[flow/design.v]
module cntwithen #(
    parameter BITWIDTH = 4  
) (
    input wire iClk,  
    input wire iRstN,  
    input wire iEn, 
    input wire iClr, 
    output reg [BITWIDTH - 1:0] oCnt
);
    always@(posedge iClk or negedge iRstN) begin
        if(~iRstN) begin
            oCnt <= 0;
        end else begin
            if(iClr) begin
                oCnt <= 0;
            end else begin
                oCnt <= oCnt + iEn;
            end
        end
    end
endmodule
module lsz # (
    parameter BITWIDTH = 4,
    parameter LOGBITWIDTH = $clog2(BITWIDTH)  
) (
    input wire [BITWIDTH - 1: 0] iGrey,  
    output wire [BITWIDTH - 1: 0] oOneHot,  
    output reg [LOGBITWIDTH - 1: 0] lszIdx  
);
    wire [BITWIDTH - 1: 0] tc;  
    genvar i;
    assign tc[0] = ~iGrey[0]; 
    generate 
        for (i = 1; i < BITWIDTH; i = i + 1) begin
            assign tc[i] = tc[i - 1] | ~iGrey[i];
        end
    endgenerate
    genvar j;
    assign oOneHot[0] = tc[0];
    generate 
        for(j = 1; j < BITWIDTH; j = j + 1) begin
            assign oOneHot[j] = tc[j - 1] ^ tc[j];
        end
    endgenerate
    always@(*) begin
        case(oOneHot)
            'd1 : lszIdx = 'd0;
            'd2 : lszIdx = 'd1;
            'd4 : lszIdx = 'd2;
            'd8 : lszIdx = 'd3;
            'd16 : lszIdx = 'd4;
            'd32 : lszIdx = 'd5;
            'd64 : lszIdx = 'd6;
            'd128 : lszIdx = 'd7;
            'd256 : lszIdx = 'd8;
            'd512 : lszIdx = 'd9;
            default : lszIdx = 'd0;
        endcase
    end
endmodule
module sobolrng_core #(
    parameter BITWIDTH = 8
) (
    input wire iClk,  
    input wire iRstN,  
    input wire iEn,
    input wire iClr,
    input wire [BITWIDTH - 1: 0] iOneHot,  
    input wire [BITWIDTH*BITWIDTH - 1: 0] dirVec,
    output reg [BITWIDTH - 1: 0] oRand  
);
    wire [BITWIDTH * BITWIDTH - 1: 0] orVec;
    wire [BITWIDTH - 1: 0] vec;
    assign orVec[BITWIDTH - 1: 0] = iOneHot[0] ? dirVec[BITWIDTH - 1: 0] : 0;
    genvar i;
    generate 
        for(i = 1; i < BITWIDTH; i = i + 1) begin
            assign orVec[(i+1)*BITWIDTH-1:i*BITWIDTH] = orVec[i*BITWIDTH-1:(i-1)*BITWIDTH] | (iOneHot[i] ? dirVec[(i+1)*BITWIDTH-1 : i*BITWIDTH] : 0);
        end
    endgenerate
    assign vec = orVec[BITWIDTH*BITWIDTH - 1: (BITWIDTH-1)*BITWIDTH];
    always@(posedge iClk or negedge iRstN) begin
        if(~iRstN) begin
            oRand <= 0;
        end else begin
            if(iClr) begin
                oRand <= 0;
            end else begin
                if(iEn) begin
                    oRand <= oRand ^ vec;
                end else begin 
                    oRand <= oRand;
                end 
            end 
        end
    end
endmodule
module sobolrng #(
    parameter BITWIDTH = 8
) (
    input wire iClk,  
    input wire iRstN,  
    input wire iEn, 
    input wire iClr, 
    output wire [BITWIDTH - 1: 0] sobolseq
);
    wire [BITWIDTH - 1: 0] cntNum;
    wire [BITWIDTH - 1: 0] oneHot;
    wire [BITWIDTH*BITWIDTH - 1: 0] dirVec;
    cntwithen #(
        .BITWIDTH(BITWIDTH)
    ) u_cntwithen (
        .iClk(iClk),
        .iRstN(iRstN),
        .iEn(iEn),
        .iClr(iClr),
        .oCnt(cntNum)
    );
    lsz #(
        .BITWIDTH(BITWIDTH)
    ) u_lsz (
        .iGrey(cntNum),
        .oOneHot(oneHot),
        .lszIdx()
    );
        assign dirVec[1*BITWIDTH-1 : 0*BITWIDTH] = 'd128;
        assign dirVec[2*BITWIDTH-1 : 1*BITWIDTH] = 'd64;
        assign dirVec[3*BITWIDTH-1 : 2*BITWIDTH] = 'd32;
        assign dirVec[4*BITWIDTH-1 : 3*BITWIDTH] = 'd16;
        assign dirVec[5*BITWIDTH-1 : 4*BITWIDTH] = 'd8;
        assign dirVec[6*BITWIDTH-1 : 5*BITWIDTH] = 'd4;
        assign dirVec[7*BITWIDTH-1 : 6*BITWIDTH] = 'd2;
        assign dirVec[8*BITWIDTH-1 : 7*BITWIDTH] = 'd1;
    sobolrng_core #(
        .BITWIDTH(BITWIDTH)
    ) u_sobolrng_core (
        .iClk(iClk),
        .iRstN(iRstN),
        .iEn(iEn),
        .iClr(iClr),
        .iOneHot(oneHot),
        .dirVec(dirVec),
        .oRand(sobolseq)
    );
endmodule
module parallelcnt (
    input wire iClk,
    input wire iRstN,
    input wire iA,
    input wire iB,
    output wire [1:0] oC
);
    assign oC = iA + iB;
endmodule
module uSADD #(
    parameter BINPUT = 2
) (
    input wire iClk,
    input wire iRstN, 
    input wire iA,
    input wire iB,
    output wire oC
);
    wire [BINPUT-1:0] PCout;
    reg [1:0] acc;
    parallelcnt u_parallelcnt (
        .iClk(iClk),
        .iRstN(iRstN),
        .iA(iA),
        .iB(iB),
        .oC(PCout)
    );
    always@(posedge iClk or negedge iRstN) begin
        if(~iRstN) begin
            acc <= 0;
        end else begin
            acc <= acc[0] + PCout;
        end
    end
    assign oC = acc[1];
endmodule
module uSSUB #(
    parameter BINPUT = 2
) (
    input wire iClk,
    input wire iRstN, 
    input wire iA,
    input wire iB,
    output wire oC
);
    wire [BINPUT-1:0] PCout;
    reg [1:0] acc;
    parallelcnt u_parallelcnt (
        .iClk(iClk),
        .iRstN(iRstN),
        .iA(iA),
        .iB(~iB),
        .oC(PCout)
    );
    always@(posedge iClk or negedge iRstN) begin
        if(~iRstN) begin
            acc <= 0;
        end else begin
            acc <= acc[0] + PCout;
        end
    end
    assign oC = acc[1];
endmodule
module uMUL_bi #(
    parameter BITWIDTH = 8
) (
    input wire iClk,
    input wire iRstN,
    input wire iA,
    input wire [BITWIDTH - 1: 0] iB,
    input wire loadB,
    input wire iClr,
    output reg oMult
);
    reg [BITWIDTH-1:0] iB_buff;  
    wire [BITWIDTH-1:0] sobolseqIn;
    wire [BITWIDTH-1:0] sobolseq;
    wire andTop;
    wire andBot;
    wire iA_inv = ~iA;
    always@(posedge iClk or negedge iRstN) begin
        if(~iRstN) begin
            iB_buff <= 0;
        end else begin
            if(loadB) begin
                iB_buff <= iB;
            end else begin
                iB_buff <= iB_buff;
            end
        end
    end
    sobolrng #(
        .BITWIDTH(BITWIDTH)
    ) u_sobolrngTop (
        .iClk(iClk),
        .iRstN(iRstN),
        .iEn(iA_inv), 
        .iClr(iClr),
        .sobolseq(sobolseqIn)
    );
    sobolrng #(
        .BITWIDTH(BITWIDTH)
    ) u_sobolrngBot (
        .iClk(iClk),
        .iRstN(iRstN),
        .iEn(iA), 
        .iClr(iClr),
        .sobolseq(sobolseq)
    );
    assign andTop = iA_inv & ~(iB_buff > sobolseqIn);
    assign andBot = iA & (iB_buff > sobolseq);
    always@(*) begin
        oMult <= andTop | andBot;
    end
endmodule
module uButterfly #(
    parameter BITWIDTH = 8,
              BINPUT = 2
) (
    input wire iClk,
    input wire iRstN,
    input wire loadW,
    input wire iClr,
    input wire iReal0,
    input wire iImg0,
    input wire iReal1,
    input wire iImg1,
    input wire [BITWIDTH-1:0] iwReal,
    input wire [BITWIDTH-1:0] iwImg,
    output wire oReal0,
    output wire oImg0,
    output wire oReal1,
    output wire oImg1
);
    wire eq_Real1_x_wReal;
    wire eq_Real1_x_wImg;
    wire eq_Img1_x_wReal;
    wire eq_Img1_x_wImg;
    wire scalerReal0;
    wire scalerImg0;
    wire real_eq;
    wire img_eq;
    reg biZero;
    always@(posedge iClk or negedge iRstN) begin
        if(~iRstN) begin 
            biZero <= 0;
        end else begin
            biZero <= ~biZero;
        end
    end
    uMUL_bi #(
        .BITWIDTH(BITWIDTH)
    )u_uMUL_bi_Real1_x_wReal (
        .iClk(iClk),
        .iRstN(iRstN),
        .iA(iReal1),
        .iB(iwReal),
        .loadB(loadW),
        .iClr(iClr),
        .oMult(eq_Real1_x_wReal)
    );
    uMUL_bi #(
        .BITWIDTH(BITWIDTH)
    ) u_uMUL_bi_Real1_x_wImg (
        .iClk(iClk),
        .iRstN(iRstN),
        .iA(iReal1),
        .iB(iwImg),
        .loadB(loadW),
        .iClr(iClr),
        .oMult(eq_Real1_x_wImg)
    );
    uMUL_bi #(
        .BITWIDTH(BITWIDTH)
    ) u_uMUL_bi_Img1_x_wReal (
        .iClk(iClk),
        .iRstN(iRstN),
        .iA(iImg1),
        .iB(iwReal),
        .loadB(loadW),
        .iClr(iClr),
        .oMult(eq_Img1_x_wReal)
    );
    uMUL_bi #(
        .BITWIDTH(BITWIDTH)
    ) u_uMUL_bi_Img1_x_wImg (
        .iClk(iClk),
        .iRstN(iRstN),
        .iA(iImg1),
        .iB(iwImg),
        .loadB(loadW),
        .iClr(iClr),
        .oMult(eq_Img1_x_wImg)
    );
    uSSUB #(
        .BINPUT(BINPUT)
    ) u_uSSUB_realeq (
        .iClk(iClk),
        .iRstN(iRstN),
        .iA(eq_Real1_x_wReal),
        .iB(eq_Img1_x_wImg),
        .oC(real_eq)
    );
    uSADD #(
        .BINPUT(BINPUT)
    ) u_uSADD_imgeq (
        .iClk(iClk),
        .iRstN(iRstN),
        .iA(eq_Real1_x_wImg),
        .iB(eq_Img1_x_wReal),
        .oC(img_eq) 
    );
    uSADD #(
        .BINPUT(BINPUT)
    ) u_uSADD_scalerReal (
        .iClk(iClk),
        .iRstN(iRstN),
        .iA(iReal0),
        .iB(biZero),
        .oC(scalerReal0)
    );
    uSADD #(
        .BINPUT(BINPUT)
    ) uSADD_scalerImg (
        .iClk(iClk),
        .iRstN(iRstN),
        .iA(iImg0),
        .iB(biZero),
        .oC(scalerImg0)
    );
    uSADD #(
        .BINPUT(BINPUT)
    ) u_uSADD_oReal0 (
        .iClk(iClk),
        .iRstN(iRstN),
        .iA(scalerReal0),
        .iB(real_eq),
        .oC(oReal0) 
    );
    uSADD #(
        .BINPUT(BINPUT)
    ) u_uSADD_oImg0 (
        .iClk(iClk),
        .iRstN(iRstN),
        .iA(scalerImg0),
        .iB(img_eq),
        .oC(oImg0) 
    );
    uSSUB #(
        .BINPUT(BINPUT)
    ) u_uSSUB_oReal1 (
        .iClk(iClk),
        .iRstN(iRstN),
        .iA(scalerReal0),
        .iB(real_eq),
        .oC(oReal1) 
    );
    uSSUB #(
        .BINPUT(BINPUT)
    ) u_uSSUB_oImg1 (
        .iClk(iClk),
        .iRstN(iRstN),
        .iA(scalerImg0),
        .iB(img_eq),
        .oC(oImg1) 
    );
endmodule
module uSFFT #(
    parameter BITWIDTH = 8,
    parameter BINPUT = 2
) (
    input wire iClk,
    input wire iRstN,
    input wire loadW,
    input wire iClr,
    input wire iAReal0,
    input wire iAImg0,
    input wire iAReal1,
    input wire iAImg1,
    input wire iBReal0,
    input wire iBImg0,
    input wire iBReal1,
    input wire iBImg1,
    input wire [BITWIDTH-1:0] iwReal,
    input wire [BITWIDTH-1:0] iwImg,
    output wire oCReal0,
    output wire oCImg0,
    output wire oCReal1,
    output wire oCImg1,
    output wire oDReal0,
    output wire oDImg0,
    output wire oDReal1,
    output wire oDImg1
);
    wire mid1_Real0;
    wire mid1_Img0;
    wire mid1_Real1;
    wire mid1_Img1;
    wire mid2_Real0;
    wire mid2_Img0;
    wire mid2_Real1;
    wire mid2_Img1;
    uButterfly #(
        .BITWIDTH(BITWIDTH),
        .BINPUT(BINPUT)
    ) u_uButterfly_in1 (
        .iClk(iClk),
        .iRstN(iRstN),
        .loadW(loadW),
        .iClr(iClr),
        .iReal0(iAReal0),
        .iImg0(iAImg0),
        .iReal1(iAReal1),
        .iImg1(iAImg1),
        .iwReal(iwReal),
        .iwImg(iwImg),
        .oReal0(mid1_Real0),
        .oImg0(mid1_Img0),
        .oReal1(mid1_Real1),
        .oImg1(mid1_Img1)
    );
    uButterfly #(
        .BITWIDTH(BITWIDTH),
        .BINPUT(BINPUT)
    ) u_uButterfly_in2 (
        .iClk(iClk),
        .iRstN(iRstN),
        .loadW(loadW),
        .iClr(iClr),
        .iReal0(iBReal0),
        .iImg0(iBImg0),
        .iReal1(iBReal1),
        .iImg1(iBImg1),
        .iwReal(iwReal),
        .iwImg(iwImg),
        .oReal0(mid2_Real0),
        .oImg0(mid2_Img0),
        .oReal1(mid2_Real1),
        .oImg1(mid2_Img1)
    );
    uButterfly #(
        .BITWIDTH(BITWIDTH),
        .BINPUT(BINPUT)
    ) u_uButterfly_out13 (
        .iClk(iClk),
        .iRstN(iRstN),
        .loadW(loadW),
        .iClr(iClr),
        .iReal0(mid1_Real0),
        .iImg0(mid1_Img0),
        .iReal1(mid2_Real0),
        .iImg1(mid2_Img0),
        .iwReal(iwReal),
        .iwImg(iwImg),
        .oReal0(oCReal0),
        .oImg0(oCImg0),
        .oReal1(oCReal1),
        .oImg1(oCImg1)
    );
    uButterfly #(
        .BITWIDTH(BITWIDTH),
        .BINPUT(BINPUT)
    ) u_uButterfly_out24 (
        .iClk(iClk),
        .iRstN(iRstN),
        .loadW(loadW),
        .iClr(iClr),
        .iReal0(mid1_Real1),
        .iImg0(mid1_Img1),
        .iReal1(mid2_Real1),
        .iImg1(mid2_Img1),
        .iwReal(iwReal),
        .iwImg(iwImg),
        .oReal0(oDReal0),
        .oImg0(oDImg0),
        .oReal1(oDReal1),
        .oImg1(oDImg1)
    );
endmodule
[flow/run.sh]
#!/bin/bash
# the make line also repeats each setting of config.mk as NAME=value (left out here)
make -C /OpenROAD-flow-scripts/flow DESIGN_CONFIG=/design/flow/config.mk WORK_HOME=/design/flow/orfs CLKGATE_MAP_FILE= finish
[flow/config.mk]
export PLATFORM = sky130hd
export DESIGN_NAME = uSFFT
export DESIGN_NICKNAME = uSFFT
export VERILOG_FILES = /design/flow/design.v
export SDC_FILE = /design/flow/constraint.sdc
export NUM_CORES = 4
export LEC_CHECK = 0
export CAP_MARGIN = 35
export CELL_PAD_IN_SITES_GLOBAL_PLACEMENT = 1
export CORE_MARGIN = 2
export CORE_UTILIZATION = 40
export GPL_ROUTABILITY_DRIVEN = 0
export GPL_TIMING_DRIVEN = 1
export MIN_ROUTING_LAYER = met2
export SETUP_SLACK_MARGIN = 0.02
export SLEW_MARGIN = 20
[flow/constraint.sdc]
create_clock -name core_clock -period 4.58 [get_ports {iClk}]
set_input_delay 0.9160 -clock core_clock [delete_from_list [all_inputs] [get_ports {iClk}]]
set_output_delay 0.9160 -clock core_clock [all_outputs]
set_load 0.01 [all_outputs]
==> Slide: Implementation Results, run 1 <==
Physical Implementation Snapshot

Pwr
  • Top power group: registers
  • Seq. pwr: about 6.5 mW
  • Clock power frac: 0.375
  • Clock-net power: 5.72 mW
  • Power Dens Cells: 415 nW/um^2
  • Logic pwr share: 0.198
  • Comb pwr: 3.01 mW
  • Peak supply drop: approximately 250 uV
  • Seq pwr share: 0.427
  • Cell Int Power: approximately 11 mW
  • Switching Share: 0.306
  • Leakage dissipation: around 16 nW
  • NetSw: 4.66 mW

Yosys
  • Post-synthesis sequential area ratio: 0.459
  • Synth Area in Adders: 0.143
  • Simple-Gate Area Share: 0.182
  • Most common cell in the netlist: dfrtp_1
  • Yosys Warn Count: 7
  • Top non-seq family: simple AND/OR/NAND/NOR gates
  • Flip-flops with a built-in enable: 0
  • Top cells by area: dfrtp_1, ha_1, xnor2_1
  • Yosys stat chip area: roughly 32000 sq um
  • Cell taking the most area after synthesis: dfrtp_1
  • Flops after synth: 596
  • Post-Synthesis Cell Area: 32500 sq um
  • Cell Type Count: 49
  • Dominant cell area share: 0.459
  • Syn avg cell area: 10.1 sq um
  • Top post-synthesis cells by count: dfrtp_1, nor2_1, ha_1
  • Mapped Cells: 3219
  • Ys cells: 3219
  • Asr flop ratio synth: 1.00
  • AO/OA Area Share: 0.0856
  • Syn Nets: 3599
  • Main synth FF type: dfrtp_1
  • Xor/xnor share: 0.0828
  • Synth mux share: 0.00486

Die
  • Die Span X: 289 um
  • Number of core rows: about 100
  • FP Util: 0.404
  • Die height: 289 um
  • Die area: 83500 sq um
  • Core area: slightly above 80000 sq um
  • Ports: 36

Placed design
  • Dpl hpwl: 51800 um
  • Port Buffers: 35

Clocking
  • Clock latency (worst-skew pair): 620 ps
  • Post-CTS sizing: 0
  • Cell chosen for the clock root: clkbuf_16
  • CTS buffer count: 73
  • Postcts setup bufs: 0
  • Clk buf depth: 3
  • TritonCTS clock tree: built
  • Clk pin slew, worst setup/hold paths: 60 ps
  • Clk sink count: 596
  • # H-tree levels: 3
  • CTS hold repair buffers: 0

STA
  • Crit path time final: 3140 ps
  • Hold_ws: 404 ps
  • Post-Route Skew: 27.8 ps
  • Setup TNS: 0 ps
  • Relative slew slack: 0.375
  • Max Freq: 0.319 GHz
  • Final Hold Viols: 0
  • RSZ-0062 raised after global routing: no
  • Cycle use final: 0.685
  • Final setup viols: 0
  • Tightest Pin Transition: 938 ps
  • Pins over their slew limit: 0

Setup path
  • CP Max Fanout: 7
  • Kind of end point of the critical path: flip-flop
  • Setup CP Type: reg -> reg
  • WP depth: 9
  • CP max stage cell: dfrtp_1
  • Worst Reg-to-Reg Cells: 9
  • CP arrival: 3690 ps
  • Cells along the critical path: buf_4, ha_1, nor2b_1, o211ai_1, a21o_1, a21oi_1, a211oi_1, fa_1, inv_1
  • Worst Setup EP: u_uButterfly_in1.u_uSSUB_realeq.acc[0]
  • Crit path DRT: 5130 ps
  • Delay-heaviest family, CP: AND-OR/OR-AND gates
  • Worst Path Buf+Inv: 2
  • Worst r2r dst: u_uButterfly_in1.u_uSSUB_realeq.acc[0]
  • Crit-path max cell delay: between 700 and 800 ps
  • Critical Path Source Type: flip-flop
  • FF-to-FF setup slack: 1440 ps

Status
  • Outcome: timing/DRC/antenna clean

Global route
  • Grt met3 use: 0.377
  • Overflow after GRT: 0
  • GR peak layer: met3
  • Initial antenna violation count: 0
  • Largest net degree at the start of global routing: 118
  • Met1 Resource Use GR: 0
  • Tot GR Track Use: 0.284
  • Met2 Use GR: 0.345
  • Vias in the first global route: approximately 36k
  • First-pass GRT wire length: 127000 um

Layout
  • Logic cell area: 16200 sq um
  • Final net count: 3687
  • Flop area: 14900 sq um
  • Fillers: around 7.5k
  • Area grow syn2layout: 13.2%

Min path
  • Hold Path Class: in -> async

Routing
  • Routed vias/inst: a little over 7
  • Vias post-DR: 32.1k
  • DRC: 0
  • Starting DRC count in detailed routing: 3780
  • First-pass iteration count of the detailed router: 6
  • Antenna Nets Post-Route: 0
  • Post-Route WL: 77400 um
  • DR WL/cell: 17.5 um
  • Ant diodes: 0

Flow run
  • Max cap viols: 0
  • Tool Warnings: 32
[cell type report]
| type | instances | share of cell area |
|---|---|---|
| repair buffers | 89 | 0.0258 |
| well taps | 1060 | 0.0361 |
| clock inverters | 21 | 0.00456 |
| inverters | 288 | 0.0294 |
| flip-flops and latches | 596 | 0.406 |
| multi-input cells | 2259 | 0.440 |
| clock buffers | 105 | 0.0585 |
[per-layer routing]
layer,wire (um),up-vias,share of wire
li1,-,11200,-
met1,0,12100,0
met2,42500,8337,0.55
met3,30100,491,0.39
met4,4520,7,0.058
met5,250,-,0.0032
[per-stage QoR]
stage	instances	worst slack, ps	cell area (sq um)	utilization	power [mW]
finish	4418	1440	36800	0.457	15.2
global route	4418	1220	36800	0.457	16.3
CTS	4415	1440	36700	0.456	15.3
detailed placement	4289	1330	34400	0.428	9.52
global placement	4286	1310	34300	0.427	9.38
floorplan	3219	1990	32500	-	8.35
==> run 2, diff against run 1 <==
Settings changed: ABC_AREA set to 0, CELL_PAD_IN_SITES_DETAIL_PLACEMENT set to 0, CELL_PAD_IN_SITES_GLOBAL_PLACEMENT 1 to unset, CORE_UTILIZATION 40 to 72, CTS_CLUSTER_SIZE set to 41, GPL_ROUTABILITY_DRIVEN 0 to 1, GPL_TIMING_DRIVEN 1 to unset, MIN_ROUTING_LAYER met2 to unset, PLACE_DENSITY set to 0.36, SETUP_SLACK_MARGIN 0.02 to -0.05, TNS_END_PERCENT set to 90.
Clock period 4.58 ns to 1.56 ns, I/O delays scaled along.
==> Slide: Implementation Results, run 2 <==
Physical Implementation Snapshot

Yosys
  • Simple-Gate Area Share: 0.182 (unchanged)
  • Flops after synth: 596 (unchanged)
  • Top non-seq family: simple AND/OR/NAND/NOR gates (unchanged)
  • Top cells by area: dfrtp_1, ha_1, xnor2_1 (unchanged)
  • Cell taking the most area after synthesis: dfrtp_1 (unchanged)
  • Post-Synthesis Cell Area: 32500 sq um (unchanged)
  • Xor/xnor share: 0.0828 (unchanged)
  • Post-synthesis sequential area ratio: 0.459 (unchanged)
  • Mapped Cells: 3219 (unchanged)
  • Asr flop ratio synth: 1.00 (unchanged)
  • Top post-synthesis cells by count: dfrtp_1, nor2_1, ha_1 (unchanged)
  • AO/OA Area Share: 0.0856 (unchanged)
  • Cell Type Count: 49 (unchanged)
  • Yosys stat chip area: 32500 sq um (unchanged)
  • Syn avg cell area: 10.1 sq um (unchanged)
  • Flip-flops with a built-in enable: 0 (unchanged)
  • Ys cells: 3219 (unchanged)
  • Yosys Warn Count: 7 (unchanged)
  • Synth mux share: 0.00486 (unchanged)
  • Dominant cell area share: 0.459 (unchanged)
  • Main synth FF type: dfrtp_1 (unchanged)
  • Synth Area in Adders: 0.143 (unchanged)
  • Syn Nets: 3599 (unchanged)
  • Most common cell in the netlist: dfrtp_1 (unchanged)

Status
  • Error msg: [ERROR GRT-0232] Routing congestion too high. Check the congestion heatmap in the GUI.
  • Fail Step: global routing (5_1_grt)
  • Outcome: stopped before the end (was timing/DRC/antenna clean)

Clocking
  • CTS buffer count: 61 (was 73)
  • Clk sink count: 596 (unchanged)
  • Clk buf depth: 3 (unchanged)
  • Cell chosen for the clock root: clkbuf_16 (unchanged)
  • # H-tree levels: 2 (was 3)

Die
  • Number of core rows: 77 (was 104)
  • Die area: 46800 sq um (was 83500 sq um)
  • Die height: 216 um (was 289 um)
  • Ports: 36 (unchanged)
  • FP Util: 0.731 (was 0.404)
  • Core area: 44400 sq um (was 80400 sq um)
  • Die Span X: 216 um (was 289 um)

Placed design
  • Placed Cells: 4209 (was 4289)
  • Gpl congestion: just under 0.9
  • Port Buffers: 35 (unchanged)
  • Dpl hpwl: 55900 um (was 51800 um)

Global route
  • Overflow after GRT: 15
  • Tot GR Track Use: 0.769
[run 2: layer usage]
layer | track usage | overflow
met1 | 0.749 | 0
met2 | 0.934 | 5
met3 | 0.642 | 2
met4 | 0.743 | 8
met5 | 0.418 | 0
[run 2: what timing repair did]
action / 4_1_cts
buffers inserted: 48
endpoints found under the hold margin: 453
pin swaps: 82
resized: 202
setup endpoints to repair: 135
hold buffers: 2
gates cloned: 1
[run 2: stage by stage]
stage	setup TNS (ps)	power (mW)	instance area [sq um]	utilization	setup WS, ps
2_1_floorplan	-10130	24.7	32700	-	-740
3_3_place_gp	-112730	28.5	37400	0.842	-963
3_5_place_dp	-125690	29.6	37400	0.842	-1080
4_1_cts	-24210	46.7	40800	0.919	-1010
==> run 3, diff against run 2 <==
Settings changed: ABC_AREA 0 to unset, CAP_MARGIN 35 to 20, CELL_PAD_IN_SITES_DETAIL_PLACEMENT 0 to unset, CTS_CLUSTER_SIZE 41 to 15, GPL_ROUTABILITY_DRIVEN 1 to unset, PLACE_DENSITY 0.36 to unset, PLACE_DENSITY_LB_ADDON set to 0.24, SETUP_SLACK_MARGIN -0.05 to -0.16, TNS_END_PERCENT 90 to unset.
Clock period 1.56 ns to 2.23 ns, I/O delays scaled along.
==> Slide: Implementation Results, run 3 <==
Physical Implementation Snapshot

Status
  • Outcome: finished with violations (was stopped before the end)
  • Layout check faults: setup timing

STA
  • Hold_ws: 190 ps
  • Relative slew slack: 0.620
  • Crit path time final: 2750 ps
  • RSZ-0062 raised after global routing: yes
  • Tightest Pin Transition: roughly 570 ps
  • Post-Route Skew: 30.1 ps
  • Cycle use final: 1.23
  • Setup TNS: -4800 ps
  • Post-route setup slack: -518 ps
  • Final Hold Viols: 0
  • Max Freq: between 0.3 and 0.4 GHz
  • Pins over their slew limit: 0
  • Final setup viols: 16

Setup path
  • CP max stage cell: dfrtp_4
  • Worst Reg-to-Reg Cells: 7
  • FF-to-FF setup slack: -520 ps
  • Kind of end point of the critical path: flip-flop
  • CP Max Fanout: 8
  • Cells along the critical path: buf_12, ha_1, o21ai_0, nor2_1, o221a_2, nor4_4, fa_2
  • Crit path DRT: 2740 ps
  • Worst r2r dst: u_uButterfly_out24.u_uSADD_imgeq.acc[0]
  • Worst Path Buf+Inv: 1
  • WP depth: 7
  • Worst Setup EP: u_uButterfly_out24.u_uSADD_imgeq.acc[0]
  • Crit-path max cell delay: 590 ps
  • Delay-heaviest family, CP: adder cells
  • CP arrival: 3250 ps
  • Setup CP Type: reg -> reg
  • Critical Path Source Type: flip-flop

Pwr
  • Cell Int Power: 21.3 mW
  • Seq. pwr: 13.5 mW
  • Switching Share: 0.311
  • Clock power frac: 0.326
  • PnR Total Power: 30.9 mW
  • Clock-net power: 10.1 mW
  • Seq pwr share: 0.436
  • Leakage dissipation: 16.3 nW
  • Logic pwr share: 0.239
  • NetSw: 9.63 mW
  • Power Dens Cells: 817 nW/um^2
  • Peak supply drop: 709 uV
  • Comb pwr: 7.39 mW
  • Top power group: registers

Clocking
  • # H-tree levels: 2 (unchanged)
  • Clk sink count: 596 (unchanged)
  • Clk buf depth: 3 (unchanged)
  • Clock latency (worst-skew pair): 650 ps
  • Cell chosen for the clock root: clkbuf_16 (unchanged)
  • Clk pin slew, worst setup/hold paths: around 70 ps
  • TritonCTS clock tree: built
  • CTS buffer count: 59 (was 61)

Routing
  • Post-Route WL: just over 80000 um
  • Antenna Nets Post-Route: 0
  • Routed vias/inst: around 6.3
  • First-pass iteration count of the detailed router: 5
  • Vias post-DR: approximately 26k
  • Ant diodes: 0
  • Starting DRC count in detailed routing: 2159
  • DRC: 0
  • DR WL/cell: 19.9 um

Global route
  • Vias in the first global route: 26.4k
  • Overflow after GRT: 0
  • Largest net degree at the start of global routing: 84
  • First-pass GRT wire length: 130000 um
  • Tot GR Track Use: 0.344
  • Initial antenna violation count: 0

Yosys
  • Top post-synthesis cells by count: dfrtp_1, nor2_1, ha_1 (unchanged)
  • AO/OA Area Share: 0.0856 (unchanged)
  • Asr flop ratio synth: 1.00 (unchanged)
  • Post-Synthesis Cell Area: 32500 sq um (unchanged)
  • Ys cells: 3219 (unchanged)
  • Xor/xnor share: 0.0828 (unchanged)
  • Dominant cell area share: 0.459 (unchanged)
  • Synth Area in Adders: 0.143 (unchanged)
  • Flops after synth: 596 (unchanged)
  • Synth mux share: 0.00486 (unchanged)
  • Yosys Warn Count: 7 (unchanged)
  • Cell Type Count: 49 (unchanged)
  • Cell taking the most area after synthesis: dfrtp_1 (unchanged)
  • Main synth FF type: dfrtp_1 (unchanged)
  • Post-synthesis sequential area ratio: 0.459 (unchanged)
  • Top cells by area: dfrtp_1, ha_1, xnor2_1 (unchanged)
  • Syn Nets: 3599 (unchanged)
  • Top non-seq family: simple AND/OR/NAND/NOR gates (unchanged)
  • Syn avg cell area: 10.1 sq um (unchanged)
  • Simple-Gate Area Share: 0.182 (unchanged)
  • Flip-flops with a built-in enable: 0 (unchanged)
  • Most common cell in the netlist: dfrtp_1 (unchanged)
  • Yosys stat chip area: 32500 sq um (unchanged)
  • Mapped Cells: 3219 (unchanged)

Flow run
  • Max cap viols: 0
  • Tool Warnings: 28

Die
  • Number of core rows: 77 (unchanged)
  • Die area: 46800 sq um (unchanged)
  • Die height: 216 um (unchanged)
  • Ports: 36 (unchanged)
  • FP Util: 0.731 (unchanged)
  • Core area: 44400 sq um (unchanged)
  • Die Span X: 216 um (unchanged)

Layout
  • Fillers: approximately 2.2k
  • Final Util: 0.852
  • Post-Layout Cell Count: roughly 4.1k
  • Area grow syn2layout: 16.6%
  • Final net count: roughly 3.8k
  • Final instance area: 37900 sq um

Placed design
  • Area post-placement: 35000 sq um (was 37400 sq um)
  • Gpl congestion: 0.891 (was 0.867)
  • Placed Cells: 3942 (was 4209)
  • Pre-CTS setup slack: -424 ps (was -1080 ps)
  • Dpl hpwl: 52200 um (was 55900 um)
  • Port Buffers: 35 (unchanged)

Min path
  • Hold path start: iClr
  • Hold depth: 2
  • Hold Path Class: in -> reg
-- run 3: metal layers --
| layer | up-vias | GRT usage | wire length, um |
|---|---|---|---|
| li1 | 11500 | - | - |
| met1 | 12600 | 0.452 | 32600 |
| met2 | 1071 | 0.573 | 39600 |
| met3 | 270 | 0.0494 | 5380 |
| met4 | 0 | 0.150 | 3480 |
| met5 | - | 0 | 0 |
-- run 3: final cells by class --
| type | instances | area, sq um | area share |
|---|---|---|---|
| clock buffer | 84 | 1780 | 0.0471 |
| clock inverter | 21 | 174 | 0.00459 |
| inverter | 288 | 1080 | 0.0286 |
| multi-input combinational | 2259 | 16900 | 0.447 |
| sequential | 596 | 14900 | 0.394 |
| tap | 592 | 741 | 0.0196 |
| timing repair buffer | 226 | 2240 | 0.0591 |
-- run 3: repair_timing --
item	in CTS	in global routing
gates resized	62	65
buffers inserted	7	13
hold endpoints to repair	34	0
endpoints found under the setup margin	16	16
hold buffers	1	0
pin swaps	28	46
cloned	0	1
==> run 4, diff against run 3 <==
Settings changed: CORE_UTILIZATION 72 to 69, CTS_CLUSTER_SIZE 15 to 34, PLACE_DENSITY_LB_ADDON 0.24 to unset, SETUP_SLACK_MARGIN -0.16 to unset.
Clock period 2.23 ns to 2.55 ns, I/O delays scaled along.
==> Slide: Implementation Results, run 4 <==
Physical Implementation Snapshot

Routing
  • Antenna Nets Post-Route: 0 (unchanged)
  • Ant diodes: 0 (unchanged)
  • Starting DRC count in detailed routing: 1428 (was 2159)
  • Post-Route WL: 73000 um (was 81000 um)
  • Vias post-DR: 24.1k (was 25.5k)
  • Routed vias/inst: 5.99 (was 6.27)
  • DR WL/cell: 18.2 um (was 19.9 um)
  • First-pass iteration count of the detailed router: 5 (unchanged)
  • DRC: 0 (unchanged)

Setup path
  • WP depth: 6 (was 7)
  • Crit-path max cell delay: 550 ps (was 590 ps)
  • Kind of end point of the critical path: flip-flop (unchanged)
  • Delay-heaviest family, CP: adder cells (unchanged)
  • Setup CP Type: reg -> reg (unchanged)
  • Worst r2r dst: u_uButterfly_out24.u_uSADD_imgeq.acc[0] (unchanged)
  • Worst Path Buf+Inv: 0 (was 1)
  • Crit path DRT: 3040 ps (was 2740 ps)
  • Critical Path Source Type: flip-flop (unchanged)
  • Worst Reg-to-Reg Cells: 6 (was 7)
  • CP Max Fanout: 6 (was 8)
  • CP max stage cell: or4_4 (was dfrtp_4)
  • CP arrival: 3100 ps (was 3250 ps)
  • Worst Setup EP: u_uButterfly_out24.u_uSADD_imgeq.acc[0] (unchanged)
  • Cells along the critical path: ha_1, a211oi_2, nor2_1, o221a_2, or4_4, fa_1 (was buf_12, ha_1, o21ai_0, nor2_1, o221a_2, nor4_4, fa_2)
  • FF-to-FF setup slack: -70 ps (was -520 ps)

Pwr
  • Leakage dissipation: 15.9 nW (was 16.3 nW)
  • Seq. pwr: 11.8 mW (was 13.5 mW)
  • Cell Int Power: 19.2 mW (was 21.3 mW)
  • Comb pwr: 5.77 mW (was 7.39 mW)
  • Logic pwr share: 0.212 (was 0.239)
  • NetSw: 8.02 mW (was 9.63 mW)
  • Top power group: registers (unchanged)
  • Clock-net power: 9.73 mW (was 10.1 mW)
  • Power Dens Cells: 735 nW/um^2 (was 817 nW/um^2)
  • Peak supply drop: 824 uV (was 709 uV)
  • Seq pwr share: 0.431 (was 0.436)
  • Clock power frac: 0.357 (was 0.326)
  • Switching Share: 0.294 (was 0.311)
  • PnR Total Power: 27.3 mW (was 30.9 mW)

Flow run
  • Tool Warnings: 29 (was 28)
  • Max cap viols: 0 (unchanged)

STA
  • Final Hold Viols: 0 (unchanged)
  • Post-route setup slack: -65.2 ps (was -518 ps)
  • Cycle use final: 1.03 (was 1.23)
  • Setup TNS: -140 ps (was -4800 ps)
  • Max Freq: 0.382 GHz (was 0.364 GHz)
  • Relative slew slack: 0.535 (was 0.620)
  • Pins over their slew limit: 0 (unchanged)
  • Final setup viols: 4 (was 16)
  • Post-Route Skew: 21.2 ps (was 30.1 ps)
  • Crit path time final: 2620 ps (was 2750 ps)
  • Hold_ws: 333 ps (was 190 ps)
  • Tightest Pin Transition: 697 ps (was 570 ps)
  • RSZ-0062 raised after global routing: yes (unchanged)

Yosys
  • Mapped Cells: 3219 (unchanged)
  • Cell Type Count: 49 (unchanged)
  • AO/OA Area Share: 0.0856 (unchanged)
  • Syn avg cell area: 10.1 sq um (unchanged)
  • Post-Synthesis Cell Area: 32500 sq um (unchanged)
  • Top non-seq family: simple AND/OR/NAND/NOR gates (unchanged)
  • Top post-synthesis cells by count: dfrtp_1, nor2_1, ha_1 (unchanged)
  • Synth mux share: 0.00486 (unchanged)
  • Synth Area in Adders: 0.143 (unchanged)
  • Asr flop ratio synth: 1.00 (unchanged)
  • Ys cells: 3219 (unchanged)
  • Yosys stat chip area: 32500 sq um (unchanged)
  • Xor/xnor share: 0.0828 (unchanged)
  • Cell taking the most area after synthesis: dfrtp_1 (unchanged)
  • Most common cell in the netlist: dfrtp_1 (unchanged)
  • Syn Nets: 3599 (unchanged)
  • Dominant cell area share: 0.459 (unchanged)
  • Flops after synth: 596 (unchanged)
  • Simple-Gate Area Share: 0.182 (unchanged)
  • Post-synthesis sequential area ratio: 0.459 (unchanged)
  • Top cells by area: dfrtp_1, ha_1, xnor2_1 (unchanged)
  • Main synth FF type: dfrtp_1 (unchanged)
  • Yosys Warn Count: 7 (unchanged)
  • Flip-flops with a built-in enable: 0 (unchanged)

Die
  • Number of core rows: 79 (was 77)
  • FP Util: 0.699 (was 0.731)
  • Ports: 36 (unchanged)
  • Die height: 221 um (was 216 um)
  • Core area: 46500 sq um (was 44400 sq um)
  • Die Span X: 221 um (was 216 um)
  • Die area: 48800 sq um (was 46800 sq um)

Global route
  • Vias in the first global route: 24.9k (was 26.4k)
  • Largest net degree at the start of global routing: 83 (was 84)
  • First-pass GRT wire length: 123000 um (was 130000 um)
  • Initial antenna violation count: 0 (unchanged)
  • Overflow after GRT: 0 (unchanged)
  • Tot GR Track Use: 0.305 (was 0.344)

Placed design
  • Port Buffers: 35 (unchanged)
  • Dpl hpwl: 51700 um (was 52200 um)
  • Pre-CTS setup slack: -139 ps (was -424 ps)
  • Gpl congestion: 0.893 (was 0.891)

Min path
  • Hold depth: 2 (unchanged)
  • Hold Path Class: in -> reg (unchanged)
  • Hold path start: iClr (unchanged)

Clocking
  • Clk sink count: 596 (unchanged)
  • Clk pin slew, worst setup/hold paths: 60 ps (was 70 ps)
  • Clock latency (worst-skew pair): 620 ps (was 650 ps)
  • # H-tree levels: 2 (unchanged)
  • TritonCTS clock tree: built (unchanged)
  • CTS buffer count: 60 (was 59)
  • Clk buf depth: 3 (unchanged)
  • Cell chosen for the clock root: clkbuf_16 (unchanged)

Layout
  • Area grow syn2layout: 14.2% (was 16.6%)
  • Final Util: 0.798 (was 0.852)
  • Final net count: 3734 (was 3810)
  • Fillers: 2980 (was 2160)

Status
  • Outcome: finished with violations (unchanged)
  • Layout check faults: setup timing (unchanged)
==> run 4: final cells by class <==
type / count / area [sq um] / area share
multi-input combinational: 2259 / 16500 / 0.444
sequential: 596 / 14900 / 0.403
clock buffer: 84 / 1770 / 0.0478
timing repair buffer: 149 / 1620 / 0.0438
inverter: 288 / 1080 / 0.0291
tap: 607 / 759 / 0.0205
clock inverter: 30 / 448 / 0.0121
==> run 4: stage by stage <==
step,instances,area [sq um]
finish,4013,37100
global placement,3883,34400
floorplan,3219,32500
CTS,3999,36700
global route,4013,37100
detailed placement,3883,34400
==> run 4: per-layer routing <==
metal / vias up / part of all wire / track usage / wire length [um]
met3: 182 / 0.038 / 0.0357 / 2800
met4: 0 / 0.038 / 0.114 / 2760
met5: - / 0 / 0 / 0
met1: 12000 / 0.42 / 0.392 / 30900
met2: 500 / 0.50 / 0.533 / 36600
li1: 11400 / - / - / -
==> run 4: timing repair <==
| item | in CTS | in global routing |
|---|---|---|
| pin swaps | 2 | 37 |
| hold endpoints to repair | 48 | 0 |
| hold buffers | 1 | 0 |
| setup endpoints to repair | 11 | 13 |
| setup buffers | 1 | 15 |
| resized | 14 | 57 |
==> run 5, diff against run 4 <==
Settings changed: ABC_AREA set to 1, CAP_MARGIN 20 to 5, CELL_PAD_IN_SITES_DETAIL_PLACEMENT set to 0, CORE_ASPECT_RATIO set to 0.89, CORE_UTILIZATION 69 to 72, CTS_CLUSTER_SIZE 34 to 44, GPL_ROUTABILITY_DRIVEN set to 0, SETUP_SLACK_MARGIN set to 0.42, TNS_END_PERCENT set to 90.
Clock period 2.55 ns to 1.68 ns, I/O delays scaled along.
==> Slide: Implementation Results, run 5 <==
Physical Implementation Snapshot

Yosys
  • Asr flop ratio synth: 1.00 (unchanged)
  • Synth Area in Adders: 0.137 (was 0.143)
  • Xor/xnor share: 0 (was 0.0828)
  • Most common cell in the netlist: inv_1 (was dfrtp_1)
  • Yosys Warn Count: 7 (unchanged)
  • Flops after synth: 596 (unchanged)
  • Synth mux share: 0.00465 (was 0.00486)
  • Ys cells: 4087 (was 3219)
  • Flip-flops with a built-in enable: 0 (unchanged)
  • Post-Synthesis Cell Area: 33900 sq um (was 32500 sq um)
  • Yosys stat chip area: 33900 sq um (was 32500 sq um)
  • Top post-synthesis cells by count: inv_1, nand2_1, dfrtp_1 (was dfrtp_1, nor2_1, ha_1)
  • Simple-Gate Area Share: 0.213 (was 0.182)
  • Top non-seq family: simple AND/OR/NAND/NOR gates (unchanged)
  • Syn avg cell area: 8.30 sq um (was 10.1 sq um)
  • Syn Nets: 4467 (was 3599)
  • AO/OA Area Share: 0.120 (was 0.0856)
  • Main synth FF type: dfrtp_1 (unchanged)
  • Mapped Cells: 4087 (was 3219)
  • Post-synthesis sequential area ratio: 0.440 (was 0.459)
  • Dominant cell area share: 0.440 (was 0.459)
  • Cell Type Count: 31 (was 49)
  • Cell taking the most area after synthesis: dfrtp_1 (unchanged)
  • Top cells by area: dfrtp_1, ha_1, inv_1 (was dfrtp_1, ha_1, xnor2_1)

Die
  • Die height: 209 um (was 221 um)
  • Core area: 46800 sq um (was 46500 sq um)
  • Ports: 36 (unchanged)
  • Number of core rows: 75 (was 79)
  • FP Util: 0.725 (was 0.699)
  • Die Span X: 234 um (was 221 um)
  • Die area: 48900 sq um (was 48800 sq um)

Status
  • Outcome: stopped before the end (was finished with violations)
  • Fail Step: global routing (5_1_grt)
  • Error msg: [ERROR DPL-0038] Utilization greater than 100%, impossible to legalize

Clocking
  • Clk buf depth: 3 (unchanged)
  • Cell chosen for the clock root: clkbuf_16 (unchanged)
  • Clk sink count: 596 (unchanged)
  • # H-tree levels: 2 (unchanged)
  • CTS buffer count: 59 (was 60)

Placed design
  • Placed Cells: 5054 (was 3883)
  • Pre-CTS setup slack: -539 ps (was -139 ps)
  • Port Buffers: 35 (unchanged)
  • Dpl hpwl: 59200 um (was 51700 um)
[run 5: through the flow]
step	utilization	hold WS, ps	setup TNS [ps]	cell area, sq um
after floorplan	-	40.4	-2770	34700
after global placement	0.829	203	-28690	38800
after CTS	0.928	66.9	-6440	43400
after detailed placement	0.829	202	-37450	38800
[run 5: what timing repair did]
| action | in CTS |
|---|---|
| hold buffers | 1 |
| endpoints found under the setup margin | 365 |
| endpoints found under the hold margin | 236 |
| gates resized | 438 |
| cloned | 1 |
| setup buffers | 96 |
| pin swaps | 151 |
==> run 6, diff against run 5 <==
Settings changed: CAP_MARGIN 5 to 15, CELL_PAD_IN_SITES_DETAIL_PLACEMENT 0 to unset, CORE_ASPECT_RATIO 0.89 to unset, CTS_CLUSTER_DIAMETER set to 284, CTS_CLUSTER_SIZE 44 to 34, GPL_ROUTABILITY_DRIVEN 0 to unset, TNS_END_PERCENT 90 to unset.
Clock period 1.68 ns to 1.69 ns, I/O delays scaled along.
==> Slide: Implementation Results, run 6 <==
Physical Implementation Snapshot

Status
  • Fail Step: global routing (5_1_grt) (unchanged)
  • Error msg: [ERROR GRT-0232] Routing congestion too high. Check the congestion heatmap in the GUI. (was [ERROR DPL-0038] Utilization greater than 100%, impossible to legalize)
  • Outcome: stopped before the end (unchanged)

Die
  • Ports: 36 (unchanged)
  • Die height: 221 um (was 209 um)
  • Core area: 46600 sq um (was 46800 sq um)
  • Die Span X: 221 um (was 234 um)
  • Number of core rows: 79 (was 75)
  • FP Util: 0.729 (was 0.725)
  • Die area: 48900 sq um (about the same)

Yosys
  • Simple-Gate Area Share: 0.213 (unchanged)
  • Asr flop ratio synth: 1.00 (unchanged)
  • Post-synthesis sequential area ratio: 0.440 (unchanged)
  • Yosys stat chip area: 33900 sq um (unchanged)
  • Cell Type Count: 31 (unchanged)
  • Xor/xnor share: 0 (unchanged)
  • Syn Nets: 4467 (unchanged)
  • Yosys Warn Count: 7 (unchanged)
  • Cell taking the most area after synthesis: dfrtp_1 (unchanged)
  • Main synth FF type: dfrtp_1 (unchanged)
  • Synth Area in Adders: 0.137 (unchanged)
  • Ys cells: 4087 (unchanged)
  • Flip-flops with a built-in enable: 0 (unchanged)
  • Syn avg cell area: 8.30 sq um (unchanged)
  • Most common cell in the netlist: inv_1 (unchanged)
  • Dominant cell area share: 0.440 (unchanged)
  • AO/OA Area Share: 0.120 (unchanged)
  • Synth mux share: 0.00465 (unchanged)
  • Top cells by area: dfrtp_1, ha_1, inv_1 (unchanged)
  • Flops after synth: 596 (unchanged)
  • Top post-synthesis cells by count: inv_1, nand2_1, dfrtp_1 (unchanged)
  • Post-Synthesis Cell Area: 33900 sq um (unchanged)
  • Mapped Cells: 4087 (unchanged)
  • Top non-seq family: simple AND/OR/NAND/NOR gates (unchanged)

Clocking
  • Cell chosen for the clock root: clkbuf_16 (unchanged)
  • # H-tree levels: 1 (was 2)
  • Clk buf depth: 3 (unchanged)
  • Clk sink count: 596 (unchanged)
  • CTS buffer count: 21 (was 59)

Global route
  • Overflow after GRT: 103
  • Tot GR Track Use: 0.725

Placed design
  • Dpl hpwl: 57500 um (was 59200 um)
  • Port Buffers: 35 (unchanged)
  • Gpl congestion: 0.866
  • Placed Cells: 4983 (was 5054)
-- run 6: metal layers --
| layer | overflow | GRT usage |
|---|---|---|
| met5 | 1 | 0.216 |
| met4 | 50 | 0.734 |
| met3 | 6 | 0.532 |
| met2 | 46 | 0.906 |
| met1 | 0 | 0.738 |
-- run 6: timing repair --
| action | 4_1_cts |
|---|---|
| endpoints found under the setup margin | 320 |
| pin swaps | 160 |
| gates resized | 398 |
| endpoints found under the hold margin | 264 |
| hold buffers | 1 |
| gates cloned | 1 |
| setup buffers | 123 |
-- run 6: per-stage QoR --
stage               utilization  setup TNS, ps  setup slack [ps]  area [sq um]
floorplan                     -          -2610              -241         34800
global placement          0.824         -26750              -412         38400
detailed placement        0.824         -32850              -454         38400
CTS                       0.890          -5560              -432         41400
==> run 7, diff against run 6 <==
Settings changed: ABC_AREA 1 to unset, CAP_MARGIN 15 to 30, CORE_UTILIZATION 72 to 40, CTS_CLUSTER_DIAMETER 284 to unset, CTS_CLUSTER_SIZE 34 to unset, PLACE_DENSITY set to 0.55, SETUP_SLACK_MARGIN 0.42 to unset, TNS_END_PERCENT set to 20.
Clock period 1.69 ns to 4.0 ns, I/O delays scaled along.
==> Slide: Implementation Results, run 7 <==
Physical Implementation Snapshot

Clocking
  • Cell chosen for the clock root: clkbuf_16 (unchanged)
  • Clk pin slew, worst setup/hold paths: 60 ps
  • CTS hold repair buffers: 0 (was 1)
  • Clock latency (worst-skew pair): 600 ps
  • Postcts setup bufs: 0 (was 123)
  • # H-tree levels: 3 (was 1)
  • TritonCTS clock tree: built
  • CTS buffer count: 68 (was 21)
  • Clk buf depth: 3 (unchanged)
  • Clk sink count: 596 (unchanged)
  • Post-CTS sizing: 0 (was 398)

Yosys
  • Most common cell in the netlist: dfrtp_1 (was inv_1)
  • Yosys Warn Count: 7 (unchanged)
  • Simple-Gate Area Share: 0.182 (was 0.213)
  • Syn Nets: 3599 (was 4467)
  • Syn avg cell area: 10.1 sq um (was 8.30 sq um)
  • Dominant cell area share: 0.459 (was 0.440)
  • Top post-synthesis cells by count: dfrtp_1, nor2_1, ha_1 (was inv_1, nand2_1, dfrtp_1)
  • Cell taking the most area after synthesis: dfrtp_1 (unchanged)
  • Yosys stat chip area: 32500 sq um (was 33900 sq um)
  • Ys cells: 3219 (was 4087)
  • Mapped Cells: 3219 (was 4087)
  • Asr flop ratio synth: 1.00 (unchanged)
  • Post-synthesis sequential area ratio: 0.459 (was 0.440)
  • AO/OA Area Share: 0.0856 (was 0.120)
  • Synth mux share: 0.00486 (was 0.00465)
  • Top cells by area: dfrtp_1, ha_1, xnor2_1 (was dfrtp_1, ha_1, inv_1)
  • Main synth FF type: dfrtp_1 (unchanged)
  • Post-Synthesis Cell Area: 32500 sq um (was 33900 sq um)
  • Flip-flops with a built-in enable: 0 (unchanged)
  • Top non-seq family: simple AND/OR/NAND/NOR gates (unchanged)
  • Flops after synth: 596 (unchanged)
  • Cell Type Count: 49 (was 31)
  • Synth Area in Adders: 0.143 (was 0.137)
  • Xor/xnor share: 0.0828 (was 0)

Global route
  • Largest net degree at the start of global routing: 121
  • Initial antenna violation count: 0
  • Tot GR Track Use: 0.177
  • Vias in the first global route: 22.5k
  • First-pass GRT wire length: 120000 um
  • Overflow after GRT: 0

Routing
  • First-pass iteration count of the detailed router: 5
  • Ant diodes: 0
  • Routed vias/inst: 5.11
  • DRC: 0
  • Starting DRC count in detailed routing: ~1.1k
  • DR WL/cell: 16.1 um
  • Antenna Nets Post-Route: 0
  • Vias post-DR: 22.6k
  • Post-Route WL: 70800 um

Setup path
  • Setup CP Type: reg -> reg
  • Delay-heaviest family, CP: adder cells
  • Worst r2r dst: u_uButterfly_in2.u_uSADD_imgeq.acc[0]
  • Critical Path Source Type: flip-flop
  • Worst Setup EP: u_uButterfly_in2.u_uSADD_imgeq.acc[0]
  • CP max stage cell: dfrtp_1
  • WP depth: 6
  • Crit path DRT: 4480 ps
  • Crit-path max cell delay: between 800 and 900 ps
  • CP arrival: 3390 ps
  • CP Max Fanout: 11
  • FF-to-FF setup slack: 1080 ps
  • Kind of end point of the critical path: flip-flop
  • Cells along the critical path: ha_1, a211oi_1, nor2_1, o221a_2, or4_1, fa_1
  • Worst Reg-to-Reg Cells: 6
  • Worst Path Buf+Inv: 0

Die
  • Core area: 80400 sq um (was 46600 sq um)
  • Ports: 36 (unchanged)
  • Die Span X: 289 um (was 221 um)
  • Number of core rows: 104 (was 79)
  • FP Util: 0.404 (was 0.729)
  • Die area: 83500 sq um (was 48900 sq um)
  • Die height: 289 um (was 221 um)

Layout
  • Final net count: 3684
  • Final instance area: 36800 sq um
  • Area grow syn2layout: 13.3%
  • Final Util: 0.458

Flow run
  • Max cap viols: 0
  • Tool Warnings: 28

Pwr
  • Logic pwr share: 0.187
  • Switching Share: 0.291
  • Comb pwr: 3.23 mW
  • Cell Int Power: 12.2 mW
  • Seq pwr share: 0.435
  • Clock-net power: around 6.5 mW
  • Power Dens Cells: 468 nW/um^2
  • Seq. pwr: 7.50 mW
  • NetSw: 5.01 mW
  • Top power group: registers
  • Clock power frac: 0.378
  • Peak supply drop: 284 uV
  • Leakage dissipation: 15.6 nW

STA
  • Post-Route Skew: 21.9 ps
  • Setup TNS: 0 ps
  • Cycle use final: 0.730
  • Hold_ws: 189 ps
  • Tightest Pin Transition: 954 ps
  • RSZ-0062 raised after global routing: no
  • Final setup viols: 0
  • Relative slew slack: 0.364
  • Final Hold Viols: 0
  • Pins over their slew limit: 0
  • Max Freq: 0.343 GHz
  • Crit path time final: 2920 ps

Placed design
  • Port Buffers: 35 (unchanged)
  • Dpl hpwl: 48100 um (was 57500 um)
  • Gpl congestion: 0.771 (was 0.866)
  • Area post-placement: 34500 sq um (was 38400 sq um)

Min path
  • Hold Path Class: in -> async

Status
  • Outcome: timing/DRC/antenna clean (was stopped before the end)
==> run 7: area by class of cell <==
type	count	area [sq um]
inverter	288	1080
clock inverter	23	324
multi-input combinational	2259	16200
fill	7629	43600
tap	1060	1330
clock buffer	95	2000
sequential	596	14900
timing repair buffer	91	968
==> run 7: stage by stage <==
stage	instances	total power, mW	setup WS (ps)
floorplan	3219	9.56	1410
global placement	4294	10.8	933
detailed placement	4294	10.9	938
CTS	4412	17.5	1040
global route	4412	18.4	937
finish	4412	17.2	1080
==> run 7: layer usage <==
metal,vias up,routed length [um],GRT usage,part of all wire
li1,11300,-,-,-
met1,10900,35100,0.256,0.50
met4,0,2330,0.0659,0.033
met2,272,31200,0.273,0.44
met3,109,2180,0.0231,0.031
met5,-,0,0,0
==> run 8, diff against run 7 <==
Settings changed: ABC_AREA set to 1, CAP_MARGIN 30 to 20, CORE_UTILIZATION 40 to 70, CTS_CLUSTER_DIAMETER set to 357, CTS_CLUSTER_SIZE set to 16, PLACE_DENSITY 0.55 to unset, SETUP_SLACK_MARGIN set to -0.16, TNS_END_PERCENT 20 to unset.
Clock period 4.0 ns to 1.68 ns, I/O delays scaled along.
==> Slide: Implementation Results, run 8 <==
Physical Implementation Snapshot

Setup path
  • FF-to-FF setup slack: -490 ps (was 1080 ps)
  • WP depth: 11 (was 6)
  • CP Max Fanout: 10 (was 11)
  • Setup CP Type: reg -> reg (unchanged)
  • Worst Setup EP: u_uButterfly_out24.u_uSADD_imgeq.acc[0] (was u_uButterfly_in2.u_uSADD_imgeq.acc[0])
  • Worst Reg-to-Reg Cells: 11 (was 6)
  • Crit-path max cell delay: 470 ps (was 820 ps)
  • Critical Path Source Type: flip-flop (unchanged)
  • Kind of end point of the critical path: flip-flop (unchanged)
  • Crit path DRT: 2140 ps (was 4480 ps)
  • CP arrival: 2640 ps (was 3390 ps)
  • Worst Path Buf+Inv: 2 (was 0)
  • Top cell by count, worst path: nand2_1
  • CP max stage cell: dfrtp_2 (was dfrtp_1)
  • Cells along the critical path: buf_12, ha_4, nand2_1, inv_2, nand2_1, nand2_1, nand2_1, nand2_1, nand2_1, a21oi_2, fa_2 (was ha_1, a211oi_1, nor2_1, o221a_2, or4_1, fa_1)
  • Worst r2r dst: u_uButterfly_out24.u_uSADD_imgeq.acc[0] (was u_uButterfly_in2.u_uSADD_imgeq.acc[0])
  • Delay-heaviest family, CP: adder cells (unchanged)

Routing
  • Routed vias/inst: 5.59 (was 5.11)
  • First-pass iteration count of the detailed router: 6 (was 5)
  • DRC: 0 (unchanged)
  • Ant diodes: 0 (unchanged)
  • DR WL/cell: 15.5 um (was 16.1 um)
  • Post-Route WL: 79100 um (was 70800 um)
  • Starting DRC count in detailed routing: 1953 (was 1109)
  • Vias post-DR: 28.5k (was 22.6k)
  • Antenna Nets Post-Route: 0 (unchanged)

Yosys
  • Most common cell in the netlist: inv_1 (was dfrtp_1)
  • Main synth FF type: dfrtp_1 (unchanged)
  • Synth Area in Adders: 0.137 (was 0.143)
  • Dominant cell area share: 0.440 (was 0.459)
  • Post-synthesis sequential area ratio: 0.440 (was 0.459)
  • Syn Nets: 4467 (was 3599)
  • Top post-synthesis cells by count: inv_1, nand2_1, dfrtp_1 (was dfrtp_1, nor2_1, ha_1)
  • Yosys Warn Count: 7 (unchanged)
  • Flops after synth: 596 (unchanged)
  • Top non-seq family: simple AND/OR/NAND/NOR gates (unchanged)
  • Mapped Cells: 4087 (was 3219)
  • AO/OA Area Share: 0.120 (was 0.0856)
  • Top cells by area: dfrtp_1, ha_1, inv_1 (was dfrtp_1, ha_1, xnor2_1)
  • Cell taking the most area after synthesis: dfrtp_1 (unchanged)
  • Yosys stat chip area: 33900 sq um (was 32500 sq um)
  • Cell Type Count: 31 (was 49)
  • Asr flop ratio synth: 1.00 (unchanged)
  • Simple-Gate Area Share: 0.213 (was 0.182)
  • Synth mux share: 0.00465 (was 0.00486)
  • Ys cells: 4087 (was 3219)
  • Xor/xnor share: 0 (was 0.0828)
  • Post-Synthesis Cell Area: 33900 sq um (was 32500 sq um)
  • Flip-flops with a built-in enable: 0 (unchanged)
  • Syn avg cell area: 8.30 sq um (was 10.1 sq um)

Placed design
  • Gpl congestion: 0.842 (was 0.771)
  • Port Buffers: 35 (unchanged)
  • Dpl hpwl: 55200 um (was 48100 um)
  • Placed Cells: 5041 (was 4294)
  • Pre-CTS setup slack: -446 ps (was 938 ps)

Pwr
  • Switching Share: 0.329 (was 0.291)
  • Cell Int Power: 25.5 mW (was 12.2 mW)
  • Clock-net power: 9.78 mW (was 6.51 mW)
  • NetSw: 12.5 mW (was 5.01 mW)
  • Seq pwr share: 0.460 (was 0.435)
  • Leakage dissipation: 18.3 nW (was 15.6 nW)
  • Seq. pwr: 17.5 mW (was 7.50 mW)
  • Top power group: registers (unchanged)
  • Logic pwr share: 0.283 (was 0.187)
  • Comb pwr: 10.7 mW (was 3.23 mW)
  • Clock power frac: 0.258 (was 0.378)
  • PnR Total Power: 38.0 mW (was 17.2 mW)
  • Peak supply drop: 802 uV (was 284 uV)
  • Power Dens Cells: 956 nW/um^2 (was 468 nW/um^2)

Global route
  • Largest net degree at the start of global routing: 112 (was 121)
  • Vias in the first global route: 28.2k (was 22.5k)
  • Tot GR Track Use: 0.324 (was 0.177)
  • First-pass GRT wire length: 133000 um (was 120000 um)
  • Overflow after GRT: 0 (unchanged)
  • Initial antenna violation count: 2 (was 0)

Flow run
  • Max cap viols: 0 (unchanged)
  • Tool Warnings: 33 (was 28)

Clocking
  • Clk sink count: 596 (unchanged)
  • # H-tree levels: 2 (was 3)
  • Clock latency (worst-skew pair): 580 ps (was 600 ps)
  • Clk buf depth: 3 (unchanged)
  • Clk pin slew, worst setup/hold paths: 70 ps (was 60 ps)
  • TritonCTS clock tree: built (unchanged)
  • Cell chosen for the clock root: clkbuf_16 (unchanged)
  • CTS buffer count: 43 (was 68)

STA
  • Cycle use final: 1.29 (was 0.730)
  • Final setup viols: 25 (was 0)
  • Max Freq: 0.460 GHz (was 0.343 GHz)
  • RSZ-0062 raised after global routing: yes (was no)
  • Relative slew slack: 0.561 (was 0.364)
  • Tightest Pin Transition: 658 ps (was 954 ps)
  • Post-Route Skew: 17.7 ps (was 21.9 ps)
  • Post-route setup slack: -493 ps (was 1080 ps)
  • Crit path time final: 2170 ps (was 2920 ps)
  • Final Hold Viols: 0 (unchanged)
  • Pins over their slew limit: 0 (unchanged)

Die
  • Ports: 36 (unchanged)
  • Die area: 50200 sq um (was 83500 sq um)
  • Die height: 224 um (was 289 um)
  • FP Util: 0.711 (was 0.404)
  • Die Span X: 224 um (was 289 um)
  • Number of core rows: 80 (was 104)
  • Core area: 47700 sq um (was 80400 sq um)

Status
  • Layout check faults: setup timing
  • Outcome: finished with violations (was timing/DRC/antenna clean)

Min path
  • Hold Path Class: in -> reg (was in -> async)
  • Hold depth: 4
  • Hold path start: iClr

Layout
  • Fillers: 3048 (was 7629)
  • Area grow syn2layout: 17.0% (was 13.3%)
  • Post-Layout Cell Count: 5095 (was 4412)
  • Final net count: 4855 (was 3684)
run 8: layout make-up:
cell class	instances	area (sq um)	area share
Timing Repair Buffer	426	3830	0.0964
Clock inverter	1	16.3	0.000410
Inverter	654	2470	0.0623
Tap cell	615	769	0.0194
Clock buffer	49	1140	0.0287
Multi-Input combinational cell	2754	16500	0.417
Sequential cell	596	14900	0.376
run 8: repair_timing:
action / CTS / global route
hold buffers: 1 / 0
setup endpoints to repair: 17 / 24
pin swaps: 5 / 8
gates resized: 40 / 50
setup buffers: 0 / 3
endpoints found under the hold margin: 211 / 0
run 8: routing by layer:
| layer | part of all wire | up-vias | global-route usage |
|---|---|---|---|
| li1 | - | 14200 | - |
| met1 | 0.44 | 13400 | 0.427 |
| met2 | 0.48 | 646 | 0.553 |
| met3 | 0.046 | 173 | 0.0430 |
| met4 | 0.032 | 4 | 0.114 |
| met5 | 0.00032 | - | 0 |
run 8: stage by stage:
stage,instance area [sq um],TNS [ps],hold WS [ps],utilization
2_1_floorplan,34000,-3270,40.4,-
3_3_place_gp,38000,-25550,193,0.797
3_5_place_dp,38000,-33330,192,0.797
4_1_cts,39400,-6450,110,0.826
5_1_grt,39700,-10890,134,0.831
6_report,39700,-6480,140,0.831
==> run 9, diff against run 8 <==
Settings changed: ABC_AREA 1 to 0, CAP_MARGIN 20 to 35, CELL_PAD_IN_SITES_DETAIL_PLACEMENT set to 0, CORE_ASPECT_RATIO set to 1.12, CORE_MARGIN 2 to 10, CORE_UTILIZATION 70 to 55, CTS_CLUSTER_DIAMETER 357 to 54, CTS_CLUSTER_SIZE 16 to 96, GPL_ROUTABILITY_DRIVEN set to 0, GPL_TIMING_DRIVEN set to 0, MAX_ROUTING_LAYER set to met5, PLACE_DENSITY set to 0.57, SETUP_SLACK_MARGIN -0.16 to -0.12, TNS_END_PERCENT set to 90.
Clock period 1.68 ns to 4.18 ns, I/O delays scaled along.
==> Slide: Implementation Results, run 9 <==
Physical Implementation Snapshot

STA
  • Final Hold Viols: 0 (unchanged)
  • Pins over their slew limit: 0 (unchanged)
  • Relative slew slack: 0.366 (was 0.561)
  • Post-Route Skew: 40.5 ps (was 17.7 ps)
  • Setup TNS: 0 ps (was -6480 ps)
  • Cycle use final: 0.758 (was 1.29)
  • Final setup viols: 0 (was 25)
  • Hold_ws: 166 ps (was 140 ps)
  • Tightest Pin Transition: 951 ps (was 658 ps)
  • RSZ-0062 raised after global routing: no (was yes)
  • Max Freq: 0.316 GHz (was 0.460 GHz)

Yosys
  • Yosys stat chip area: 32500 sq um (was 33900 sq um)
  • Ys cells: 3219 (was 4087)
  • Asr flop ratio synth: 1.00 (unchanged)
  • Main synth FF type: dfrtp_1 (unchanged)
  • Synth mux share: 0.00486 (was 0.00465)
  • Syn avg cell area: 10.1 sq um (was 8.30 sq um)
  • Dominant cell area share: 0.459 (was 0.440)
  • Cell Type Count: 49 (was 31)
  • Xor/xnor share: 0.0828 (was 0)
  • AO/OA Area Share: 0.0856 (was 0.120)
  • Post-synthesis sequential area ratio: 0.459 (was 0.440)
  • Top post-synthesis cells by count: dfrtp_1, nor2_1, ha_1 (was inv_1, nand2_1, dfrtp_1)
  • Flip-flops with a built-in enable: 0 (unchanged)
  • Yosys Warn Count: 7 (unchanged)
  • Top cells by area: dfrtp_1, ha_1, xnor2_1 (was dfrtp_1, ha_1, inv_1)
  • Top non-seq family: simple AND/OR/NAND/NOR gates (unchanged)
  • Synth Area in Adders: 0.143 (was 0.137)
  • Simple-Gate Area Share: 0.182 (was 0.213)
  • Post-Synthesis Cell Area: 32500 sq um (was 33900 sq um)
  • Mapped Cells: 3219 (was 4087)
  • Flops after synth: 596 (unchanged)
  • Syn Nets: 3599 (was 4467)
  • Cell taking the most area after synthesis: dfrtp_1 (unchanged)

Global route
  • GR peak layer: met2 (unchanged)
  • Largest net degree at the start of global routing: 101 (was 112)
  • Vias in the first global route: 24.0k (was 28.2k)
  • Overflow after GRT: 0 (unchanged)
  • Initial antenna violation count: 2 (unchanged)
  • Met2 Use GR: 0.389 (was 0.553)
  • Met1 Resource Use GR: 0.295 (was 0.427)
  • First-pass GRT wire length: 128000 um (was 133000 um)
  • Grt met3 use: 0.0318 (was 0.0430)

Die
  • Ports: 36 (unchanged)
  • Die Span X: 250 um (was 224 um)
  • Die height: 277 um (was 224 um)
  • Die area: 69200 sq um (was 50200 sq um)
  • FP Util: 0.554 (was 0.711)
  • Number of core rows: 94 (was 80)

Clocking
  • Clk pin slew, worst setup/hold paths: 70 ps (about the same)
  • # H-tree levels: 2 (unchanged)
  • Post-CTS sizing: 0 (was 40)
  • TritonCTS clock tree: built (unchanged)
  • Cell chosen for the clock root: clkbuf_16 (unchanged)
  • Clk sink count: 596 (unchanged)
  • CTS buffer count: 53 (was 43)
  • Clk buf depth: 3 (unchanged)
  • Clock latency (worst-skew pair): 640 ps (was 580 ps)
  • CTS hold repair buffers: 0 (was 1)

Setup path
  • CP arrival: 3650 ps (was 2640 ps)
  • Crit path DRT: 4660 ps (was 2140 ps)
  • Cells along the critical path: ha_1, a211oi_1, nor2_1, o221a_2, or4_1, fa_1 (was buf_12, ha_4, nand2_1, inv_2, nand2_1, nand2_1, nand2_1, nand2_1, nand2_1, a21oi_2, fa_2)
  • Worst r2r dst: u_uButterfly_out24.u_uSSUB_realeq.acc[1] (was u_uButterfly_out24.u_uSADD_imgeq.acc[0])
  • Worst Path Buf+Inv: 0 (was 2)
  • Critical Path Source Type: flip-flop (unchanged)
  • Delay-heaviest family, CP: flip-flops (was adder cells)
  • CP Max Fanout: 17 (was 10)
  • Worst Reg-to-Reg Cells: 6 (was 11)
  • FF-to-FF setup slack: 1010 ps (was -490 ps)
  • WP depth: 6 (was 11)
  • Worst Setup EP: u_uButterfly_out24.u_uSSUB_realeq.acc[1] (was u_uButterfly_out24.u_uSADD_imgeq.acc[0])
  • Kind of end point of the critical path: flip-flop (unchanged)
  • Crit-path max cell delay: 880 ps (was 470 ps)
  • Setup CP Type: reg -> reg (unchanged)
  • CP max stage cell: dfrtp_2 (unchanged)

Layout
  • Area grow syn2layout: 10.9% (was 17.0%)
  • Final net count: 3706 (was 4855)

Routing
  • DRC: 0 (unchanged)
  • Ant diodes: 0 (unchanged)
  • Routed vias/inst: 5.66 (was 5.59)
  • First-pass iteration count of the detailed router: 5 (was 6)
  • Antenna Nets Post-Route: 0 (unchanged)
  • DR WL/cell: 19.2 um (was 15.5 um)
  • Starting DRC count in detailed routing: 1289 (was 1953)

Pwr
  • Leakage dissipation: 15.3 nW (was 18.3 nW)
  • Comb pwr: 3.19 mW (was 10.7 mW)
  • Clock power frac: 0.334 (was 0.258)
  • Cell Int Power: 10.5 mW (was 25.5 mW)
  • Top power group: registers (unchanged)
  • NetSw: 5.11 mW (was 12.5 mW)
  • Seq. pwr: 7.20 mW (was 17.5 mW)
  • Switching Share: 0.327 (was 0.329)
  • Logic pwr share: 0.205 (was 0.283)
  • Peak supply drop: 353 uV (was 802 uV)
  • Power Dens Cells: 434 nW/um^2 (was 956 nW/um^2)
  • Seq pwr share: 0.461 (was 0.460)

Placed design
  • Port Buffers: 33 (was 35)
  • Dpl hpwl: 55700 um (was 55200 um)

Min path
  • Hold Path Class: in -> async (was in -> reg)

Flow run
  • Max cap viols: 0 (unchanged)
  • Tool Warnings: 30 (was 33)

Status
  • Outcome: timing/DRC/antenna clean (was finished with violations)
==> run 9: area by class of cell <==
cell class | instances | area [sq um]
timing repair buffer | 52 | 694
inverter | 288 | 1080
multi-input combinational | 2259 | 16200
sequential | 596 | 14900
buffer | 76 | 303
fill | 5003 | 22600
clock buffer | 59 | 1400
tap | 768 | 961
clock inverter | 41 | 464
==> run 9: metrics by stage <==
stage          cell area (sq um)  power, mW  utilization  worst slack (ps)  instances
2_1_floorplan              32500       9.15            -              1590       3219
5_1_grt                    36000       16.6        0.615               921       4139
3_3_place_gp               33800       10.3        0.576            -24380       4020
3_5_place_dp               34100       10.5        0.583               493       4038
4_1_cts                    36000       15.8        0.615              1010       4138
6_report                   36000       15.6        0.615              1010       4139
==> run 9: routing by layer <==
metal  share of wire  wire length (um)
met5               0                 0
met2            0.48             38400
met1            0.44             34600
met4           0.037              2930
met3           0.043              3440
Power is estimated from default activity; no workload was simulated.
